==> flow/design.v <==
module datapath #(parameter P_WIDTH=32)(
	input [P_WIDTH-1:0] input_a,
	input [P_WIDTH-1:0] input_b,
	input clk,
	input rst,
	output [P_WIDTH-1:0] out
	);
wire [P_WIDTH-1:0] mult_result;
wire [P_WIDTH-1:0] adder_out;
reg [P_WIDTH-1:0] adder_out_reg;
assign mult_result = input_a * input_b;
assign adder_out  = adder_out_reg + mult_result;
assign out = adder_out_reg;
always @(posedge clk)
 if (rst ==1) 
	adder_out_reg <= adder_out;
 else
	adder_out_reg <= 0;
endmodule
module controller #(parameter P_ADDR_WIDTH=8, parameter P_COUNT=100)(
	input clk,
	input rst,
	output reg out_rst,
	output reg ce_0,
	output reg ce_1,
	output reg we_0,
	output reg we_1,
	input  [P_ADDR_WIDTH-1:0] cjob_offset,
	output [P_ADDR_WIDTH-1:0] address_0,
	output [P_ADDR_WIDTH-1:0] address_1,
	input fin_buf_empty,
	output reg fin_rd_en,
	input fout_buf_full,
	output reg fout_wr_en,
	output reg cjob_load_en,
	output reg cjob_out_en
);
parameter IDLE= 7'b0000001,JOB_LOAD= 7'b0000010,  PREP=7'b0000100, PROCESSING = 7'b0001000, WRITE_BACK=7'b0010000, WAIT_Q=7'b0100000, WRITE_Q=7'b1000000;
reg [6:0] curr_state;
reg [6:0] next_state;
reg [P_ADDR_WIDTH-1:0] counter;
reg [P_ADDR_WIDTH-1:0] offset;
always @(curr_state,fin_buf_empty,counter,fout_buf_full)
begin
	next_state=5'b00000;
	case (curr_state)	
		IDLE:
			if(!fin_buf_empty)
				next_state=IDLE;
			else
				next_state=JOB_LOAD;
		JOB_LOAD:
			next_state=PREP;
		PREP:
			next_state=PROCESSING;
		PROCESSING:
			if(counter<P_COUNT-1+offset)			
				next_state = PROCESSING;
			else
				next_state = WRITE_BACK;
		WRITE_BACK:
			next_state=WAIT_Q;
		WAIT_Q:
			if(!fout_buf_full)
				next_state=WAIT_Q;
			else
				next_state=WRITE_Q;
		WRITE_Q:
			next_state=IDLE;
		default:
			next_state=IDLE;
	endcase
end
always @(posedge clk)       
begin
	if(rst==1)
		curr_state <= IDLE;
	else
		curr_state <= next_state;
end
always @(posedge clk)       
begin
	case(curr_state)
		IDLE:	begin
			out_rst<=0;
			ce_0<=0;
			ce_1<=0;
			we_0<=0;
			we_1<=0;
			counter <= 0;
			fin_rd_en<=0;
			fout_wr_en<=0;
			cjob_load_en<=0;
			cjob_out_en<=0;
			offset<=0;
			end
		JOB_LOAD:
			begin
			fin_rd_en<=1;
			cjob_load_en<=1;
			end
		PREP:
			begin
			fin_rd_en<=0;
			ce_0<=1;
			ce_1<=1;
			we_0<=0;
			we_1<=0;
			cjob_load_en<=0;
			counter<=cjob_offset;
			offset<=cjob_offset;
			end
		PROCESSING:
			begin
			cjob_load_en<=0;
			out_rst<=1;
			counter<= counter+1;
			end
		WRITE_BACK:
			begin
			ce_1<=0;
			we_0<=1;
			counter<=counter+P_COUNT;
			end
		WAIT_Q:
			begin
			ce_0<=0;
			counter<=0;
			cjob_out_en<=1;
			end
		WRITE_Q:
			begin
			fout_wr_en<=1;
			cjob_out_en<=1;
			end
		default:
			begin
			end
	endcase
end
assign address_0 = counter<<2;
assign address_1 = (counter+P_COUNT)<<2;
endmodule
module cjob_register #(parameter P_ADDR_WIDTH=16)
(
	input clk,
	input rst,
	input load,
	input out_en,
	input [(3+2+16)-1:0] data_in,
	output reg [(3+2+16)-1:0] data_out
);
reg [(3+2+16)-1:0] current_job;
always @(posedge clk) begin
	if(rst) begin
		data_out = 0;
		current_job = 0;
	end
	else begin
		if (load) current_job = data_in;
		if(out_en) data_out = current_job;
    end
end
endmodule
module dot_product (
	input ap_clk,
	input ap_rst,
	output [16-1:0]  	memory_Addr_A,
	output 						memory_EN_A,
	output 						memory_WEN_A,
	output [32-1:0]	memory_Din_A,
	input  [32-1:0] 	memory_Dout_A,
	output [16-1:0]  	memory_Addr_B,
	output 						memory_EN_B,
	output 						memory_WEN_B,
	output [32-1:0]	memory_Din_B,
	input  [32-1:0] 	memory_Dout_B,
	input 						fifo_in_empty_n,
	input  [(3+2+16)-1:0]	fifo_in_dout,
	output 						fifo_in_read,
	input 						fifo_out_full_n,
	output 						fifo_out_write,
	output [(3+2+16)-1:0]	fifo_out_din
);
	wire 						internal_rst;
	wire 						cjob_load_en;
	wire 						cjob_out_en;
	wire [16-1:0] 		job_offset;
datapath #(32) dp(
	.input_a(memory_Dout_A), 
	.input_b(memory_Dout_B), 
	.clk(ap_clk), 
	.rst(internal_rst), 
	.out(memory_Din_A)
);
controller #(16, 100) ctrl(
	.clk(ap_clk),
	.rst(ap_rst),
	.out_rst(internal_rst),
	.ce_0(memory_EN_A),
	.ce_1(memory_EN_B),
	.we_0(memory_WEN_A),
	.we_1(memory_WEN_B),
	.cjob_offset(job_offset),
	.address_0(memory_Addr_A),
	.address_1(memory_Addr_B),
	.fin_buf_empty(fifo_in_empty_n),
	.fin_rd_en(fifo_in_read),
	.fout_buf_full(fifo_out_full_n),
	.fout_wr_en(fifo_out_write),
	.cjob_load_en(cjob_load_en),
	.cjob_out_en(cjob_out_en)
);
cjob_register cjob_reg(
	.clk(ap_clk),
	.rst(ap_rst),
	.load(cjob_load_en),
	.out_en(cjob_out_en),
	.data_in(fifo_in_dout),
	.data_out(fifo_out_din)
);
assign job_offset = fifo_in_dout[16-1:0];
assign memory_Din_B = 0;
endmodule
Settings: LEC_CHECK=0, CAP_MARGIN=20, CORE_ASPECT_RATIO=1.03, CORE_MARGIN=2, CORE_UTILIZATION=72, CTS_CLUSTER_SIZE=86, HOLD_SLACK_MARGIN=0.3, MAX_ROUTING_LAYER=met4, PLACE_DENSITY_LB_ADDON=0.21, SETUP_SLACK_MARGIN=-0.44, SLEW_MARGIN=20; clock period 4.4 ns.
run.sh (not shown) runs the stock make flow with config.mk's settings and CLKGATE_MAP_FILE=.
The starting point ended with an error in global routing with GRT-0232.
Rerun with:
==> flow/config.mk (replaced) <==
export PLATFORM = sky130hd
export DESIGN_NAME = dot_product
export DESIGN_NICKNAME = dot_product
export VERILOG_FILES = /design/flow/design.v
export SDC_FILE = /design/flow/constraint.sdc
export NUM_CORES = 4
export LEC_CHECK = 0
export CAP_MARGIN = 20
export CORE_MARGIN = 2
export CORE_UTILIZATION = 72
export CTS_CLUSTER_SIZE = 59
export PLACE_DENSITY_LB_ADDON = 0.24
export SETUP_SLACK_MARGIN = -0.45
export SLEW_MARGIN = 20
Effect: Now the flow produced a layout that fails on setup timing; area after synthesis does not change; synthesized cell count is unchanged; die size is about the same.
Rerun with:
--- a/flow/config.mk
+++ b/flow/config.mk
@@ -9,6 +9,4 @@
 export CORE_MARGIN = 2
 export CORE_UTILIZATION = 72
-export CTS_CLUSTER_SIZE = 59
-export PLACE_DENSITY_LB_ADDON = 0.24
-export SETUP_SLACK_MARGIN = -0.45
+export SETUP_SLACK_MARGIN = 0.21
 export SLEW_MARGIN = 20
==> flow/constraint.sdc (replaced) <==
create_clock -name core_clock -period 5.0 [get_ports {ap_clk}]
set_input_delay 1.0000 -clock core_clock [delete_from_list [all_inputs] [get_ports {ap_clk}]]
set_output_delay 1.0000 -clock core_clock [all_outputs]
set_load 0.01 [all_outputs]
Result: The changed run ran to the end with violations: setup timing. Via count climbs by a few percent. Worst hold slack got worse by 3.9 ps. Setup slack gains 76 ps. Global-route usage climbs by 3.3 points.

---

RTL: the design.v shown in full above, as it stands there.
==> flow/config.mk <==
export PLATFORM = sky130hd
export DESIGN_NAME = dot_product
export DESIGN_NICKNAME = dot_product
export VERILOG_FILES = /design/flow/design.v
export SDC_FILE = /design/flow/constraint.sdc
export NUM_CORES = 4
export LEC_CHECK = 0
export ABC_AREA = 1
export CAP_MARGIN = 35
export CORE_MARGIN = 3
export CORE_UTILIZATION = 49
export CTS_CLUSTER_DIAMETER = 235
export CTS_CLUSTER_SIZE = 98
export HOLD_SLACK_MARGIN = 0.05
export PLACE_DENSITY = 0.8
export SETUP_SLACK_MARGIN = -0.72
export SLEW_MARGIN = 5
export TNS_END_PERCENT = 40
==> flow/constraint.sdc <==
create_clock -name core_clock -period 8.0 [get_ports {ap_clk}]
set_input_delay 1.6000 -clock core_clock [delete_from_list [all_inputs] [get_ports {ap_clk}]]
set_output_delay 1.6000 -clock core_clock [all_outputs]
set_load 0.01 [all_outputs]
The starting point finished but fails on negative setup slack.
Edit:
CORE_ASPECT_RATIO = 0.5   (was not set)
SLEW_MARGIN = 40   (was 5)
=>
- The new run finished but fails on negative setup slack
- cell area climbs by 0.79%
- sequential share of layout area is about the same
- final cell count climbs by 1.1%
Edit:
CAP_MARGIN = 20   (was 35)
CORE_ASPECT_RATIO = 1.07   (was 0.5)
CORE_MARGIN = 2   (was 3)
CORE_UTILIZATION = 40   (was 49)
CTS_CLUSTER_DIAMETER = not set   (was 235)
CTS_CLUSTER_SIZE = not set   (was 98)
HOLD_SLACK_MARGIN = 0.04   (was 0.05)
PLACE_DENSITY = not set   (was 0.8)
SETUP_SLACK_MARGIN = not set   (was -0.72)
SLEW_MARGIN = 20   (was 40)
TNS_END_PERCENT = not set   (was 40)
With this change the flow finished clean. Cell area goes up by a few percent. Synthesized area is unchanged. Worst hold slack got worse by 0.0088 ns. Maximum frequency is higher by a little under a tenth. Global-route usage falls by 3.8 points. Final cell count grows by a few percent. Wire length grows by a few percent.

---

Setup of run 1:
// dot_product: RTL as listed in full above, without the edits since
==> flow/config.mk <==
export PLATFORM = sky130hd
export DESIGN_NAME = dot_product
export DESIGN_NICKNAME = dot_product
export VERILOG_FILES = /design/flow/design.v
export SDC_FILE = /design/flow/constraint.sdc
export NUM_CORES = 4
export LEC_CHECK = 0
export CAP_MARGIN = 20
export CORE_MARGIN = 2
export CORE_UTILIZATION = 57
export SETUP_SLACK_MARGIN = 1.5
export SLEW_MARGIN = 20
==> flow/constraint.sdc <==
create_clock -name core_clock -period 5.98 [get_ports {ap_clk}]
set_input_delay 1.1960 -clock core_clock [delete_from_list [all_inputs] [get_ports {ap_clk}]]
set_output_delay 1.1960 -clock core_clock [all_outputs]
set_load 0.01 [all_outputs]
Run 1: flow complete, layout not clean; failing: negative setup slack
What run 2 does differently from run 1 at the input level:
- a deleted SETUP_SLACK_MARGIN that had been 1.5
- a change of CORE_UTILIZATION from 57 to 40
- a change of the clock period (ns, I/O delays scaled along) from 5.98 to 8.0
Findings:
Per the final summary, run 2 finished and its layout is clean on timing, DRC and antenna.
Setup slack in run 2 is larger than in run 1.
Cell area | run 2 vs run 1 | run 2 smaller
~same total detailed-routing wirelength in run 2 and run 1
Summary: with run 1 as the reference, area enclosed by the die boundary in run 2 moved up by more than a quarter.
[inputs] run 3 vs run 2
- swapping 20 for 35 in CAP_MARGIN
- putting CTS_CLUSTER_DIAMETER at 235 where nothing was set
- putting HOLD_SLACK_MARGIN at 0.05 where nothing was set
- putting ABC_AREA at 1 where nothing was set
- putting SETUP_SLACK_MARGIN at -0.72 where nothing was set
- swapping 2 for 9 in CORE_MARGIN
- swapping 40 for 49 in CORE_UTILIZATION
- putting TNS_END_PERCENT at 5 where nothing was set
- swapping 20 for 5 in SLEW_MARGIN
- putting PLACE_DENSITY at 0.8 where nothing was set
- putting CTS_CLUSTER_SIZE at 98 where nothing was set
Notes after the runs:
Run 2 was routed with fewer vias than run 3. Non-clock buffer count for run 3: 5.7% down relative to run 2. Looking at global-route met1 utilization, run 3 sits 1.5 points below run 2. Delta(final critical-path share of the clock period, run 3 - run 2) > 0. Finished, but not clean: run 3, with negative setup slack.
Inputs modified between run 3 and run 4:
- changing CORE_MARGIN from 9 to 2
- removing ABC_AREA (formerly 1)
- changing SLEW_MARGIN from 5 to 20
- changing CORE_UTILIZATION from 49 to 40
- changing CAP_MARGIN from 35 to 20
- removing HOLD_SLACK_MARGIN (formerly 0.05)
- removing CTS_CLUSTER_SIZE (formerly 98)
- removing PLACE_DENSITY (formerly 0.8)
- removing CTS_CLUSTER_DIAMETER (formerly 235)
- removing SETUP_SLACK_MARGIN (formerly -0.72)
- removing TNS_END_PERCENT (formerly 5)
- changing the clock period (ns, I/O delays scaled along) from 8.0 to 7.92
==> comparison <==
- Sort run 3 and run 4 by portion of the layout cell area used by non-clock buffers, descending, and run 4 comes first.
- Global router's overall resource usage for run 4: 0.26 points up relative to run 3
- Finished, but not clean: run 3, with negative setup slack.
- No stage failed in run 4, and the final checks on the layout all came back clean.
- Relative to run 3, the post-route fraction of the period consumed by the critical path of run 4 is lower by 1.8 points.
- Wire length of the first global-routing pass was lower in the run labelled run 4.
- When the final numbers for run 3 and run 4 were put side by side, the non-clock buffer total of the final layout turned out to be smaller in run 3.
- What run 4 reported for final estimated routing congestion in global placement has to be multiplied by 1.06 to get the figure for run 3.
- Number of tap cells inserted: run 4 vs run 3 up 141
- Compared with run 3, run 4 shows length in cells of the worst reg-to-reg path that has gone down by more than 10%.

---

Starts from the design.v that is shown in full above.
export LEC_CHECK = 0
export ABC_AREA = 1
export CAP_MARGIN = 35
export CORE_ASPECT_RATIO = 1.07
export CORE_MARGIN = 2
export CORE_UTILIZATION = 39
export GPL_TIMING_DRIVEN = 1
export MIN_ROUTING_LAYER = met1
export PLACE_DENSITY_LB_ADDON = 0.18
export SETUP_SLACK_MARGIN = 0.72
export SLEW_MARGIN = 20
export TNS_END_PERCENT = 90
create_clock -name core_clock -period 8.0 [get_ports {ap_clk}]
The starting point finished clean.
Edit:
Settings changed: CELL_PAD_IN_SITES_GLOBAL_PLACEMENT set to 3, GPL_ROUTABILITY_DRIVEN set to 0, HOLD_SLACK_MARGIN set to 0.27, PLACE_DENSITY set to 0.69, PLACE_DENSITY_LB_ADDON 0.18 to unset, SETUP_SLACK_MARGIN 0.72 to 0.97.
Clock period 8.0 ns to 4.84 ns, I/O delays scaled along.
What happened: With this change the flow ran to the end with violations: negative setup slack. Die area does not change. Cell area rose by 5.4%. Synthesized area stays the same. Worst setup slack gets worse by 2.5 ns. Non-clock buffer count rose by 62. Hold slack gets worse by 0.0032 ns. First-iteration DRC count fell by 11%.
Edit:
Settings changed: CAP_MARGIN 35 to 20, CELL_PAD_IN_SITES_GLOBAL_PLACEMENT 3 to unset, CORE_UTILIZATION 39 to 19, GPL_ROUTABILITY_DRIVEN 0 to unset, GPL_TIMING_DRIVEN 1 to unset, HOLD_SLACK_MARGIN 0.27 to unset, PLACE_DENSITY 0.69 to 0.9, SETUP_SLACK_MARGIN 0.97 to 0.72.
Clock period 4.84 ns to 8.0 ns, I/O delays scaled along.
The new run went through all stages and came out clean; hold slack gains 0.0043 ns; global-route usage shrinks by 15 points.
Edit:
Settings changed: CORE_UTILIZATION 19 to 55, PLACE_DENSITY 0.9 to unset, PLACE_DENSITY_LB_ADDON set to 0.04, SETUP_SLACK_MARGIN 0.72 to unset.
=>
- The new run went through all stages and came out clean
- routed wire length came out lower by 22%
- sequential cell count does not change
- synthesized area is unchanged
- worst hold slack is worse by 0.0092 ns
- setup slack is worse by 0.12 ns

---

Starts from the design.v that is shown in full above.
clock: 9.51 ns
lec_check: 0
cap_margin: 20
core_aspect_ratio: 0.5
core_margin: 2
core_utilization: 62
place_density: 0.69
slew_margin: 20
Edit:
Settings changed: CORE_ASPECT_RATIO 0.5 to 0.52, CORE_UTILIZATION 62 to 72, CTS_CLUSTER_SIZE from default to 86, MAX_ROUTING_LAYER from default to met4, PLACE_DENSITY 0.69 to default, PLACE_DENSITY_LB_ADDON from default to 0.21, SETUP_SLACK_MARGIN from default to 1.75.
Result: The new run went through all stages and came out clean. Routed wire length goes up by 42%. Die size goes down by about 14%. Sequential share of layout area goes down by 0.57 points. Synthesized cell count does not change. Clock skew goes up by 0.0042 ns. Core utilization goes up by 15 points. Critical path depth goes up by 1.
Edit:
Settings changed: CORE_MARGIN 2 to 6, CORE_UTILIZATION 72 to 57, CTS_CLUSTER_SIZE 86 to 99, GPL_TIMING_DRIVEN from default to 0, MAX_ROUTING_LAYER met4 to default, MIN_ROUTING_LAYER from default to met2, SETUP_SLACK_MARGIN 1.75 to default, TNS_END_PERCENT from default to 25.
The new run never finished: it broke off in 5_1_grt. Die area went up by 36%. Synthesized cell count stays the same. Area after synthesis is unchanged.
Edit:
Settings changed: ABC_AREA from default to 1, CORE_ASPECT_RATIO 0.52 to 0.72, CORE_MARGIN 6 to 2, CTS_CLUSTER_DIAMETER from default to 56, CTS_CLUSTER_SIZE 99 to 100, GPL_ROUTABILITY_DRIVEN from default to 0, MIN_ROUTING_LAYER met2 to met1, SETUP_SLACK_MARGIN from default to 1.92, SLEW_MARGIN 20 to 5, TNS_END_PERCENT 25 to 35.
=>
- The changed run produced a clean layout
- synthesized area went up by 5.8%
- synthesized cell count went up by 28%
- die area went down by 2.7%
Edit:
Settings changed: CORE_ASPECT_RATIO 0.72 to 0.52, CTS_CLUSTER_DIAMETER 56 to 64, GPL_TIMING_DRIVEN 0 to 1, MIN_ROUTING_LAYER met1 to met2, SETUP_SLACK_MARGIN 1.92 to default, TNS_END_PERCENT 35 to 25.
Result: Now the flow died in 5_1_grt on GRT-0116. Area after synthesis does not change. Synthesized cell count stays the same. Die size barely changes.
Edit:
Settings changed: ABC_AREA 1 to default, CORE_ASPECT_RATIO 0.52 to 0.5, CORE_UTILIZATION 57 to 62, CTS_CLUSTER_DIAMETER 64 to 232, CTS_CLUSTER_SIZE 100 to 98, GPL_ROUTABILITY_DRIVEN 0 to default, GPL_TIMING_DRIVEN 1 to default, MIN_ROUTING_LAYER met2 to default, PLACE_DENSITY from default to 0.41, PLACE_DENSITY_LB_ADDON 0.21 to default, SLEW_MARGIN 5 to 20, TNS_END_PERCENT 25 to default.
After rerunning:
- Now the flow passed the timing, DRC and antenna checks
- synthesized cell count goes down by about 22%
- die area drops by 13%
- area after synthesis falls by about 5.5%
